==> inputs of juniper <==
==> flow/design.v <==
module cordicMagPh
   #(parameter integer N        = 13,  
     parameter integer XY_WIDTH = 18)  
    (input  wire                           clk,
     input  wire                           reset,    
     input  wire                           st,       
     input  wire signed [XY_WIDTH - 1 : 0] xin,      
     input  wire signed [XY_WIDTH - 1 : 0] yin,      
     output reg                            rdy,      
     output wire        [XY_WIDTH - 1 : 0] mag,      
     output wire signed [XY_WIDTH + 1 : 0] ph);      
    localparam integer N_WIDTH = $clog2(N);
    reg signed [XY_WIDTH + 1 : 0] x, y, z;
    reg        [N_WIDTH  - 1 : 0] ni;       
    reg                           qrt;      
    wire signed [XY_WIDTH + 1 : 0] xShift, yShift;
    wire        [XY_WIDTH - 2 : 0] atan;
    reg  signed [XY_WIDTH + 1 : 0] zCnv;
    reg          [XY_WIDTH : 0] a;
    reg  [2 * XY_WIDTH - 1 : 0] r;
    localparam [1 : 0] ST0 = 2'd0, ST1 = 2'd1, ST2 = 2'd2, ST3 = 2'd3;
    reg [1 : 0] state;
    localparam integer PKG_WIDTH = XY_WIDTH + 1;
    function [63:0] atanLUTlong;
        input integer i;
        begin
            case (i)
                0: atanLUTlong = 64'd2305843009213693952;
                1: atanLUTlong = 64'd1361218612134873344;
                2: atanLUTlong = 64'd719230530580881024;
                3: atanLUTlong = 64'd365092647525521984;
                4: atanLUTlong = 64'd183254791493294816;
                5: atanLUTlong = 64'd91716730292036224;
                6: atanLUTlong = 64'd45869556482713136;
                7: atanLUTlong = 64'd22936177926750896;
                8: atanLUTlong = 64'd11468263948075832;
                9: atanLUTlong = 64'd5734153847876408;
                10: atanLUTlong = 64'd2867079658191484;
                11: atanLUTlong = 64'd1433540170878135;
                12: atanLUTlong = 64'd716770128161890;
                13: atanLUTlong = 64'd358385069421298;
                14: atanLUTlong = 64'd179192535378193;
                15: atanLUTlong = 64'd89596267772540;
                16: atanLUTlong = 64'd44798133896700;
                17: atanLUTlong = 64'd22399066949654;
                18: atanLUTlong = 64'd11199533474990;
                19: atanLUTlong = 64'd5599766737515;
                20: atanLUTlong = 64'd2799883368760;
                21: atanLUTlong = 64'd1399941684380;
                22: atanLUTlong = 64'd699970842190;
                23: atanLUTlong = 64'd349985421095;
                24: atanLUTlong = 64'd174992710548;
                25: atanLUTlong = 64'd87496355274;
                26: atanLUTlong = 64'd43748177637;
                27: atanLUTlong = 64'd21874088818;
                28: atanLUTlong = 64'd10937044409;
                29: atanLUTlong = 64'd5468522205;
                30: atanLUTlong = 64'd2734261102;
                31: atanLUTlong = 64'd1367130551;
                32: atanLUTlong = 64'd683565276;
                33: atanLUTlong = 64'd341782638;
                34: atanLUTlong = 64'd170891319;
                35: atanLUTlong = 64'd85445659;
                36: atanLUTlong = 64'd42722830;
                37: atanLUTlong = 64'd21361415;
                38: atanLUTlong = 64'd10680707;
                39: atanLUTlong = 64'd5340354;
                40: atanLUTlong = 64'd2670177;
                41: atanLUTlong = 64'd1335088;
                42: atanLUTlong = 64'd667544;
                43: atanLUTlong = 64'd333772;
                44: atanLUTlong = 64'd166886;
                45: atanLUTlong = 64'd83443;
                46: atanLUTlong = 64'd41722;
                47: atanLUTlong = 64'd20861;
                48: atanLUTlong = 64'd10430;
                49: atanLUTlong = 64'd5215;
                50: atanLUTlong = 64'd2608;
                51: atanLUTlong = 64'd1304;
                52: atanLUTlong = 64'd652;
                53: atanLUTlong = 64'd326;
                54: atanLUTlong = 64'd163;
                55: atanLUTlong = 64'd81;
                56: atanLUTlong = 64'd41;
                57: atanLUTlong = 64'd20;
                58: atanLUTlong = 64'd10;
                59: atanLUTlong = 64'd5;
                60: atanLUTlong = 64'd3;
                61: atanLUTlong = 64'd1;
                62: atanLUTlong = 64'd1;
                63: atanLUTlong = 64'd0;
                default: atanLUTlong = 64'd0;
            endcase
        end
    endfunction
    function [63:0] coefdLUTlong;
        input integer i;
        begin
            case (i)
                0: coefdLUTlong = 64'd3260954456333195264;
                1: coefdLUTlong = 64'd2916686334356757504;
                2: coefdLUTlong = 64'd2829601372552588288;
                3: coefdLUTlong = 64'd2807750841902562304;
                4: coefdLUTlong = 64'd2802282967498353152;
                5: coefdLUTlong = 64'd2800915666627739136;
                6: coefdLUTlong = 64'd2800573820569637376;
                7: coefdLUTlong = 64'd2800488357751430656;
                8: coefdLUTlong = 64'd2800466991965381120;
                9: coefdLUTlong = 64'd2800461650513774592;
                10: coefdLUTlong = 64'd2800460315150554624;
                11: coefdLUTlong = 64'd2800459981309729792;
                12: coefdLUTlong = 64'd2800459897849522176;
                13: coefdLUTlong = 64'd2800459876984470016;
                14: coefdLUTlong = 64'd2800459871768206848;
                15: coefdLUTlong = 64'd2800459870464141312;
                16: coefdLUTlong = 64'd2800459870138124800;
                17: coefdLUTlong = 64'd2800459870056620544;
                18: coefdLUTlong = 64'd2800459870036244480;
                19: coefdLUTlong = 64'd2800459870031150592;
                20: coefdLUTlong = 64'd2800459870029877248;
                21: coefdLUTlong = 64'd2800459870029558784;
                22: coefdLUTlong = 64'd2800459870029479424;
                23: coefdLUTlong = 64'd2800459870029459456;
                24: coefdLUTlong = 64'd2800459870029454336;
                25: coefdLUTlong = 64'd2800459870029453312;
                default: coefdLUTlong = 64'd0;
            endcase
        end
    endfunction
    localparam integer COEFD_LUT_LONG_SIZE = 26;
    function [PKG_WIDTH - 3 : 0] atanLUTshort;
        input integer i;
        reg [63 : 0] v;
        begin
            v = atanLUTlong(i);
            atanLUTshort = v[61 -: PKG_WIDTH - 2];
        end
    endfunction
    function [PKG_WIDTH - 3 : 0] coefdInit;
        input integer dummy;
        reg [63 : 0] v;
        begin
            if (N - 1 > COEFD_LUT_LONG_SIZE - 1)
                v = coefdLUTlong(COEFD_LUT_LONG_SIZE - 1);
            else
                v = coefdLUTlong(N - 1);
            coefdInit = v[61 -: PKG_WIDTH - 2];
        end
    endfunction
    localparam [PKG_WIDTH - 3 : 0] coefd = coefdInit(0);
    function [PKG_WIDTH - 1 : 0] signalSaturate;
        input [PKG_WIDTH - 1 : 0] x;
        begin
            if (x[PKG_WIDTH - 1 : PKG_WIDTH - 2] == 2'b01) begin
                signalSaturate = {2'b01, {(PKG_WIDTH - 2){1'b0}}};
            end else if (x[PKG_WIDTH - 1 : PKG_WIDTH - 2] == 2'b10) begin
                signalSaturate = {2'b11, {(PKG_WIDTH - 2){1'b0}}};
            end else begin
                signalSaturate = x;
            end
        end
    endfunction
    always @(posedge clk or posedge reset)
    if (reset) begin
        rdy   <= 1'b0;
        x     <= {(XY_WIDTH + 2){1'b0}};
        y     <= {(XY_WIDTH + 2){1'b0}};
        z     <= {(XY_WIDTH + 2){1'b0}};
        ni    <= {N_WIDTH{1'b0}};
        qrt   <= 1'b0;
        state <= ST0;
    end else begin
        if (st) begin  
            rdy <= 1'b0;
            ni  <= {N_WIDTH{1'b0}};  
            if (xin < 0) begin
                x   <= -xin;
                qrt <= 1'b1;
            end else begin  
                x   <= xin;
                qrt <= 1'b0;
            end
            y <= yin;
            state <= ST1;
        end else begin
            case (state)
                ST0: begin
                    rdy <= 1'b1;
                end
                ST1: begin
                    if (y == 0) begin  
                        rdy <= 1'b1;
                        if (~qrt) begin  
                            z <= {(XY_WIDTH + 2){1'b0}};
                        end else begin
                            z <= {2'b01, {XY_WIDTH{1'b0}}};  
                        end
                        state <= ST0;  
                    end else begin  
                        if (y < 0) begin
                            x <= x - y;
                            y <= y + x;
                            z <= -atan;
                        end else begin
                            x <= x + y;
                            y <= y - x;
                            z <= atan;
                        end
                        ni    <= ni + 1'd1;
                        state <= ST2;
                    end
                end
                ST2: begin
                    if (y < 0) begin
                        x <= x - yShift;
                        y <= y + xShift;
                        z <= z - atan;
                    end else begin  
                        x <= x + yShift;
                        y <= y - xShift;
                        z <= z + atan;
                    end
                    if (ni < N - 1) begin  
                        ni    <= ni + 1'd1;
                        state <= ST2;
                    end else begin
                        ni    <= {N_WIDTH{1'b0}};
                        state <= ST3;
                    end
                end
                ST3: begin
                    rdy   <= 1'b1;
                    x     <= {1'b0, r[2 * XY_WIDTH - 1 : XY_WIDTH - 1]};
                    z     <= zCnv;
                    state <= ST0;
                end
            endcase
        end
    end
    assign xShift = x >>> ni;
    assign yShift = y >>> ni;
    assign atan   = atanLUTshort(ni);
    always @(*) begin
        if (x >= 0) begin
            a = x[XY_WIDTH : 0];
        end else begin
            a = {(XY_WIDTH + 1){1'b0}};
        end
        r = a * coefd;
    end
    always @(*) begin
        zCnv = {z[XY_WIDTH + 1], signalSaturate(z[XY_WIDTH : 0])};
        if (~qrt) begin  
            zCnv = zCnv;
        end else begin     
            if (zCnv >= 0) begin
                zCnv = {2'b01, {XY_WIDTH{1'b0}}} - zCnv;  
            end else begin
                zCnv = {2'b11, {XY_WIDTH{1'b0}}} - zCnv;  
            end
        end
    end
    assign mag = x[XY_WIDTH - 1 : 0];
    assign ph  = z;
endmodule
==> flow/run.sh <==
#!/bin/bash
# the make line also repeats each setting of config.mk as NAME=value (left out here)
make -C /OpenROAD-flow-scripts/flow DESIGN_CONFIG=/design/flow/config.mk WORK_HOME=/design/flow/orfs CLKGATE_MAP_FILE= finish
==> flow/config.mk <==
export PLATFORM = sky130hd
export DESIGN_NAME = cordicMagPh
export DESIGN_NICKNAME = cordicMagPh
export VERILOG_FILES = /design/flow/design.v
export SDC_FILE = /design/flow/constraint.sdc
export NUM_CORES = 4
export LEC_CHECK = 0
export CAP_MARGIN = 20
export CORE_MARGIN = 2
export CORE_UTILIZATION = 40
export CTS_CLUSTER_DIAMETER = 256
export CTS_CLUSTER_SIZE = 27
export PLACE_DENSITY_LB_ADDON = 0.3
export SLEW_MARGIN = 20
export TNS_END_PERCENT = 40
==> flow/constraint.sdc <==
create_clock -name core_clock -period 7.5 [get_ports {clk}]
set_input_delay 1.5000 -clock core_clock [delete_from_list [all_inputs] [get_ports {clk}]]
set_output_delay 1.5000 -clock core_clock [all_outputs]
set_load 0.01 [all_outputs]
==> fjord: changes against juniper <==
--- a/flow/config.mk
+++ b/flow/config.mk
@@ -8,8 +8,7 @@
 export CAP_MARGIN = 20
 export CORE_MARGIN = 2
-export CORE_UTILIZATION = 40
-export CTS_CLUSTER_DIAMETER = 256
-export CTS_CLUSTER_SIZE = 27
-export PLACE_DENSITY_LB_ADDON = 0.3
+export CORE_UTILIZATION = 72
+export CTS_CLUSTER_SIZE = 52
+export PLACE_DENSITY_LB_ADDON = 0.01
+export SETUP_SLACK_MARGIN = 1.69
 export SLEW_MARGIN = 20
-export TNS_END_PERCENT = 40
==> flow/constraint.sdc (replaced) <==
create_clock -name core_clock -period 5.93 [get_ports {clk}]
set_input_delay 1.1860 -clock core_clock [delete_from_list [all_inputs] [get_ports {clk}]]
set_output_delay 1.1860 -clock core_clock [all_outputs]
set_load 0.01 [all_outputs]
==> maple: changes against juniper <==
--- a/flow/config.mk
+++ b/flow/config.mk
@@ -8,8 +8,9 @@
 export CAP_MARGIN = 20
 export CORE_MARGIN = 2
-export CORE_UTILIZATION = 40
-export CTS_CLUSTER_DIAMETER = 256
-export CTS_CLUSTER_SIZE = 27
-export PLACE_DENSITY_LB_ADDON = 0.3
+export CORE_UTILIZATION = 72
+export CTS_CLUSTER_DIAMETER = 183
+export CTS_CLUSTER_SIZE = 47
+export MAX_ROUTING_LAYER = met4
+export PLACE_DENSITY_LB_ADDON = 0.01
+export SETUP_SLACK_MARGIN = -0.56
 export SLEW_MARGIN = 20
-export TNS_END_PERCENT = 40
==> flow/constraint.sdc (replaced) <==
create_clock -name core_clock -period 5.74 [get_ports {clk}]
set_input_delay 1.1480 -clock core_clock [delete_from_list [all_inputs] [get_ports {clk}]]
set_output_delay 1.1480 -clock core_clock [all_outputs]
set_load 0.01 [all_outputs]
==> results <==
- juniper ran to the end with no violations. maple produced a layout that fails on negative setup slack. fjord stopped in global routing (5_1_grt).
- Between maple and juniper, the lower setup slack is in maple (gap 1.7 ns).
- Clock skew: maple is higher than juniper (0.0052 ns).
- Against juniper, the worst hold slack of maple is higher by 0.013 ns.
- Final area: maple is larger than juniper (4.6%).
- In juniper the count of clock-buffer cells in the layout is lower than in maple, by 2.
- Of juniper and maple, maple has the higher non-clock buffer count (gap 137).
- Register-to-register slack: juniper is higher than maple (1.7 ns).
- Of juniper and maple, maple has the higher critical path depth (gap 1).
==> figures <==
Outcome: maple finished with violations; fjord aborted with a tool error; juniper timing/DRC/antenna clean
Stage where the flow stopped: maple -; fjord global routing (5_1_grt); juniper -
Reasons for failing layout checks: maple negative setup slack; fjord -; juniper -
Leading cell category by total area: maple logic gates; fjord -; juniper logic gates
Metal1 wirelength: maple 25100 um; fjord -; juniper 27400 um
Data required time of the worst path: maple 5.98 ns; fjord -; juniper 7.81 ns
Critical path's largest stage delay: maple 0.63 ns; fjord -; juniper 0.54 ns
Hold Path End: maple rdy; fjord -; juniper state[0]
Post-Layout Inst Area: maple 21900 sq um; fjord -; juniper 20900 sq um
Slew Viols, Final: maple 0; fjord -; juniper 0
Worst path buffer plus inverter count: maple 6; fjord -; juniper 6
Worst reg2reg endpoint: maple x[13]; fjord -; juniper x[12]
Remaining DRCs: maple 0; fjord -; juniper 0
Final cell utilization of the core: maple 0.837; fjord -; juniper 0.439
Number of well-tap cells placed: maple 335; fjord -; juniper 615
Minimum period implied by the final worst setup slack: maple 7.04 ns; fjord -; juniper 7.08 ns
